== build 73 ==
## main
module main(clk, buttons, init_cells, leds, rgb, cols, rows);
parameter game_divider = 8;  
parameter display_divider = 2;  
parameter N = 8;  
parameter M = N + 2;  
initial if (N < 3) $error("N has to be >= 3 to make for interesting patterns.");
initial if (M !== (N+2)) $error("M must N+2=%d, not %d", N+2,M);  
input wire clk;
input wire [1:0] buttons;
logic rst; always_comb rst = buttons[0];  
input wire [N*N-1:0] init_cells;  
output logic [1:0] leds;
output logic [2:0] rgb;
output wire [N-1:0] cols;
output wire [N-1:0] rows;
logic [game_divider:0] game_counter;
logic [display_divider:0] display_counter;
logic rst_game; always_comb rst_game = buttons[0] | buttons[1];
logic step_game;
logic [$clog2(N):0] x;
wire [M*M-1:0] bordered_cells_q;  
wire [M*M-1:0] bordered_cells_d; 
logic [M*M-1:0] bordered_cells_0;  
logic [N*N-1:0] cells_q;  
logic [N*N-1:0] cells_0;  
always_comb begin : io_logic 
    leds[0] = buttons[0] ^ buttons[1];
    leds[1] = buttons[0] & buttons[1];
    rgb[0] = ~( buttons[0] & ~buttons[1]);
    rgb[1] = ~(~buttons[0] &  buttons[1]);
    rgb[2] = ~( buttons[0] &  buttons[1]);
end
led_array_driver #(.ROWS(N), .COLS(N), .N(N)) LED_DRIVER (
  .ena(1'b1),
  .cells(cells_q),
  .x(x),
  .rows(rows[N-1:0]),
  .cols(cols[N-1:0])
);
generate
  genvar r;
  for (r = 0; r < M; r = r + 1) begin : init_rows
    if ((r == 0) || (r == M-1)) begin : border_row
      always_comb bordered_cells_0[M*(r+1)-1:M*r] = 0;
    end else begin : inner_row
      always_comb bordered_cells_0[M*(r+1)-1:M*r] = {1'b0, init_cells[N*r-1:N*(r-1)], 1'b0};
    end
  end
endgenerate
function int cell_index(int i, int j);
  cell_index = M*j + i;
endfunction
generate
  genvar i;
  genvar j;
  for (i = 0; i < M; i = i + 1) begin : cells_x
    for (j = 0; j < M; j = j + 1) begin : cells_y
      if ( (i > 0) && (i < (M-1)) && (j > 0) && (j < (M-1)) ) begin
        conway_cell CELL(
          .clk(clk), .rst(rst_game), .ena(step_game),
          .neighbors({
            bordered_cells_q[cell_index(i-1, j-1)],
            bordered_cells_q[cell_index(i-1, j  )],
            bordered_cells_q[cell_index(i-1, j+1)],
  ...
==> flow/config.mk <==
export PLATFORM = sky130hd
export DESIGN_NAME = main
export DESIGN_NICKNAME = main
export VERILOG_FILES = /design/flow/design.v
export SDC_FILE = /design/flow/constraint.sdc
export NUM_CORES = 4
export LEC_CHECK = 0
export CAP_MARGIN = 10
export CELL_PAD_IN_SITES_DETAIL_PLACEMENT = 0
export CORE_ASPECT_RATIO = 1.23
export CORE_MARGIN = 2
export CORE_UTILIZATION = 72
export CTS_CLUSTER_SIZE = 35
export SETUP_SLACK_MARGIN = -0.07
export SLEW_MARGIN = 20
==> flow/constraint.sdc <==
create_clock -name core_clock -period 2.71 [get_ports {clk}]
set_input_delay 0.5420 -clock core_clock [delete_from_list [all_inputs] [get_ports {clk}]]
set_output_delay 0.5420 -clock core_clock [all_outputs]
set_load 0.01 [all_outputs]
run.sh (not shown) runs the stock make flow with config.mk's settings and CLKGATE_MAP_FILE=.
The flow ended early for build 73: it failed with a tool error in global routing.
Input changes introduced in build 13 (baseline for comparison: build 73):
==> flow/config.mk <==
export PLATFORM = sky130hd
export DESIGN_NAME = main
export DESIGN_NICKNAME = main
export VERILOG_FILES = /design/flow/design.v
export SDC_FILE = /design/flow/constraint.sdc
export NUM_CORES = 4
export LEC_CHECK = 0
export CAP_MARGIN = 20
export CORE_MARGIN = 2
export CORE_UTILIZATION = 40
export PLACE_DENSITY = 0.6
export SLEW_MARGIN = 20
==> flow/constraint.sdc <==
create_clock -name core_clock -period 4.51 [get_ports {clk}]
set_input_delay 0.9020 -clock core_clock [delete_from_list [all_inputs] [get_ports {clk}]]
set_output_delay 0.9020 -clock core_clock [all_outputs]
set_load 0.01 [all_outputs]
Results
Diff build 73..build 13 | net count entering floorplan | unchanged
Build 13 completed every stage of the flow, and the final layout passed the timing, DRC and antenna checks.
Build 73 and build 13 ended up with roughly the same count of port buffers added during placement.
What build 73 reported for post-DP HPWL has to be multiplied by 0.862 to get the figure for build 13.
Standard-cell row count ended up 21% higher on build 13 than on build 73.
Reported for build 13 and build 73, synthesized area per cell turned out identical to the last digit.
Compared to build 73, build 13 was floorplanned on a bigger die.
#### Input delta (build 63 over build 13)
-- flow/config.mk --
<<< build 13, line 11
export PLACE_DENSITY = 0.6
export SLEW_MARGIN = 20
>>> build 63, line 11
export PLACE_DENSITY = 0.6
export SETUP_SLACK_MARGIN = -0.45
export SLEW_MARGIN = 20
Findings:
- Reported for build 13 and build 63, number of maximum-capacitance constraint violations turned out identical to the last digit.
- Delta (build 63 minus build 13): fraction of met2 tracks used by global routing neither gained nor lost much, clock period minus worst slack neither gained nor lost much, worst slack after detailed placement neither gained nor lost much.
- Maximum clock rate came out exactly the same in build 13 and build 63.
- Build 13 -> build 63: deepest level of the CTS H-tree delta 0, exact match

========
Setup of job 8987:
main again, from the RTL that the note above started with.
Settings: LEC_CHECK=0, CAP_MARGIN=20, CORE_MARGIN=2, CORE_UTILIZATION=72, CTS_CLUSTER_DIAMETER=80, CTS_CLUSTER_SIZE=42, SETUP_SLACK_MARGIN=0.78, SLEW_MARGIN=20; clock period 3.24 ns.
Job 8987 did not make it past global routing (5_1_grt), where a tool error ended it.
Here is what was changed in the inputs of job 8024 compared with job 8987.
Settings: a deleted CTS_CLUSTER_DIAMETER that had been 80; a change of CORE_UTILIZATION from 72 to 65; a deleted CTS_CLUSTER_SIZE that had been 42; a deleted SETUP_SLACK_MARGIN that had been 0.78; an added PLACE_DENSITY of 0.6; a change of the clock period (ns, I/O delays scaled along) from 3.24 to 4.52.
The final layout from job 8024, which completed every stage, passed the timing, DRC and antenna checks at the end of the flow.
As of job 8024, placeable core region had risen by a little under 10% compared to job 8987.
As far as fraction of the mapped netlist area in compound gates goes, job 8024 and job 8987 are indistinguishable; the numbers are identical.
Taking job 8987 as the reference, in job 8024 post-place instance area shrank by about 3.7%, starting density of the core shrank by 6.5 points, vertical die size grew by 5.1%.
The following lists how job 6669 was set up differently from job 8024:
Settings: swapping 65 for 72 in CORE_UTILIZATION; putting PLACE_DENSITY_LB_ADDON at 0.03 where nothing was set; clearing PLACE_DENSITY, which used to be 0.6; putting CTS_CLUSTER_DIAMETER at 205 where nothing was set.
Notes after the runs:
In summary, job 6669 completed successfully, with a layout that passed the timing, DRC and antenna checks.
The final reports for job 6669 and job 8024 show non-filler instance count after layout lower in the former.
In the tables for job 6669 and job 8024, setup slack reads higher with job 8024.
Summary — largest net degree at the start of global routing, job 6669 relative to job 8024: lower, by 62.
Job 6669 against job 8024: first-pass GRT wire length shows an increase of 680 um; clock network latency to the later pin of the worst-skew pair shows no meaningful change; cell area reported after detailed placement shows no meaningful change.
Compared to job 8024, job 6669 has initial core utilization 6.5 points higher.

========
== v30 ==
main again, from the RTL that the note above started with.
Design main, start of the top module:
module main(clk, buttons, init_cells, leds, rgb, cols, rows);
==> flow/config.mk <==
export PLATFORM = sky130hd
export DESIGN_NAME = main
export DESIGN_NICKNAME = main
export VERILOG_FILES = /design/flow/design.v
export SDC_FILE = /design/flow/constraint.sdc
export NUM_CORES = 4
export LEC_CHECK = 0
export CAP_MARGIN = 15
export CELL_PAD_IN_SITES_GLOBAL_PLACEMENT = 1
export CORE_ASPECT_RATIO = 1.19
export CORE_MARGIN = 7
export CORE_UTILIZATION = 43
export GPL_ROUTABILITY_DRIVEN = 0
export GPL_TIMING_DRIVEN = 0
export HOLD_SLACK_MARGIN = -0.07
export PLACE_DENSITY_LB_ADDON = 0.24
export SLEW_MARGIN = 30
export TNS_END_PERCENT = 50
==> flow/constraint.sdc <==
create_clock -name core_clock -period 4.28 [get_ports {clk}]
set_input_delay 0.8560 -clock core_clock [delete_from_list [all_inputs] [get_ports {clk}]]
set_output_delay 0.8560 -clock core_clock [all_outputs]
set_load 0.01 [all_outputs]
v30 completed; timing, DRC and antenna clean
The following lists how v38 was set up differently from v30:
Settings: HOLD_SLACK_MARGIN removed (was -0.07); SLEW_MARGIN changed from 30 to 5; GPL_ROUTABILITY_DRIVEN removed (was 0); PLACE_DENSITY_LB_ADDON removed (was 0.24); CAP_MARGIN changed from 15 to 20; CORE_UTILIZATION changed from 43 to 40; GPL_TIMING_DRIVEN removed (was 0); CORE_MARGIN changed from 7 to 8; TNS_END_PERCENT removed (was 50); the clock period (ns, I/O delays scaled along) changed from 4.28 to 7.0.
### Flow results
When v38 is set beside v30, its growth of design area from synthesis to finish turns out to be 0.68 points smaller.
Compared with v30, v38 shows a lower met1 layer usage reported by global route.
Diff v30 -> v38 | die area | up by a little under 10%
Summary of the comparison: critical path depth is lower in v38, relative to v30.
In the reports for v30 and v38, the smaller post-route fraction of the period consumed by the critical path belongs to v38.
v38 ended with more minimum setup slack among reg-to-reg paths than v30.
When the final numbers for v30 and v38 were put side by side, the aggregate global-route resource usage turned out to be smaller in v38.
Across both runs, pre-placement core utilization was lower for v38 than for v30.
Higher number of filler cells placed in the layout among v30 and v38: v38
The inputs of v26 differ from those of v38 as listed below.
Settings: a change of SLEW_MARGIN from 5 to 30; an added GPL_TIMING_DRIVEN of 0; an added TNS_END_PERCENT of 35.
Notes after the runs:
- Comparing v38 and v26, the higher final cycle utilization of the critical path is on v38.
- Compared with v38, v26 ends up with more cell area.
- v26 — clock period minus final worst setup slack 0.093 ns lower, v38 as reference

========
## try-willow
main again, from the RTL that the note above started with.
==> flow/design.v (excerpt) <==
module main(clk, buttons, init_cells, leds, rgb, cols, rows);
clock: 6.49 ns
lec_check: 0
abc_area: 0
cap_margin: 35
core_margin: 4
core_utilization: 40
gpl_timing_driven: 0
max_routing_layer: met5
place_density: 0.6
setup_slack_margin: -0.22
slew_margin: 30
tns_end_percent: 25
--- input diff try-willow..try-ember ---
- changing SLEW_MARGIN from 30 to 20
- removing GPL_TIMING_DRIVEN (formerly 0)
- changing CORE_MARGIN from 4 to 2
- changing CAP_MARGIN from 35 to 20
- removing ABC_AREA (formerly 0)
- removing TNS_END_PERCENT (formerly 25)
- removing MAX_ROUTING_LAYER (formerly met5)
- removing SETUP_SLACK_MARGIN (formerly -0.22)
- changing the clock period (ns, I/O delays scaled along) from 6.49 to 7.0
==> results <==
- In try-ember, layout overhead on the synthesized area is lower than in try-willow.
- Diff try-ember and try-willow: final-layout worst hold slack higher in try-willow
- Sequential cell area share is higher on try-ember
- [compare] base=try-willow new=try-ember: total detailed-routing wirelength dropped about 12%, pin count of the biggest net entering global routing climbed 28, overall fraction of global-route tracks in use dropped 0.70 points.
[inputs] try-raven vs try-ember
- clearing PLACE_DENSITY, which used to be 0.6
- putting CTS_CLUSTER_SIZE at 98 where nothing was set
- putting ABC_AREA at 0 where nothing was set
- putting CTS_CLUSTER_DIAMETER at 274 where nothing was set
- putting HOLD_SLACK_MARGIN at -0.1 where nothing was set
[summary]
- The count of max-cap constraint violations on try-raven is in line with that on try-ember.
- Comparing try-ember with try-raven, the multi-input combinational gate total came out essentially unchanged.
- try-ember → try-raven: number of sequential cells in the layout barely changed, final wirelength barely changed, worst-case reg-to-reg path depth roughly the same, setup slack neither gained nor lost much.
- Compared try-raven against try-ember; synthesized area within noise.
- Reported for try-ember and try-raven, post-layout instance area turned out identical to the last digit.
- As far as number of clock buffers in the layout goes, try-ember and try-raven are indistinguishable; the numbers are identical.
Relative to try-raven, the following input files were edited for try-umber:
- a change of HOLD_SLACK_MARGIN from -0.1 to 0.27
- an added CELL_PAD_IN_SITES_GLOBAL_PLACEMENT of 3
- a deleted ABC_AREA that had been 0
- a change of CTS_CLUSTER_DIAMETER from 274 to 284
- a change of CORE_MARGIN from 2 to 9
- an added PLACE_DENSITY of 0.6
- an added TNS_END_PERCENT of 10
Results
The arrival time at the worst endpoint on try-umber is in line with that on try-raven. After detailed routing, try-raven needs less wire than try-umber. The higher overall fraction of global-route tracks in use of try-umber and try-raven is in try-raven. Count of fill cells added during filler insertion: try-raven vs try-umber — no meaningful difference. Going from try-raven to try-umber, worst hold slack saw little to no change; number of clock buffers in the layout has increased.
## Diff of input files: try-sierra against try-umber
- removing CTS_CLUSTER_SIZE (formerly 98)
- setting ABC_AREA to 1 for the first time
- changing CORE_MARGIN from 9 to 2
- removing HOLD_SLACK_MARGIN (formerly 0.27)
- removing CTS_CLUSTER_DIAMETER (formerly 284)
- removing TNS_END_PERCENT (formerly 10)
- removing CELL_PAD_IN_SITES_GLOBAL_PLACEMENT (formerly 3)
- changing the clock period (ns, I/O delays scaled along) from 7.0 to 7.65
Findings:
try-umber has lower simple-gate share of the synthesized area than try-sierra. Changes observed in try-sierra relative to try-umber: last weighted congestion value of the routability-driven placer rose by about 6%; final non-filler cell total saw an increase; wire length shrank by 6.2%; die size -about 15%; HPWL after detailed placement moved down.
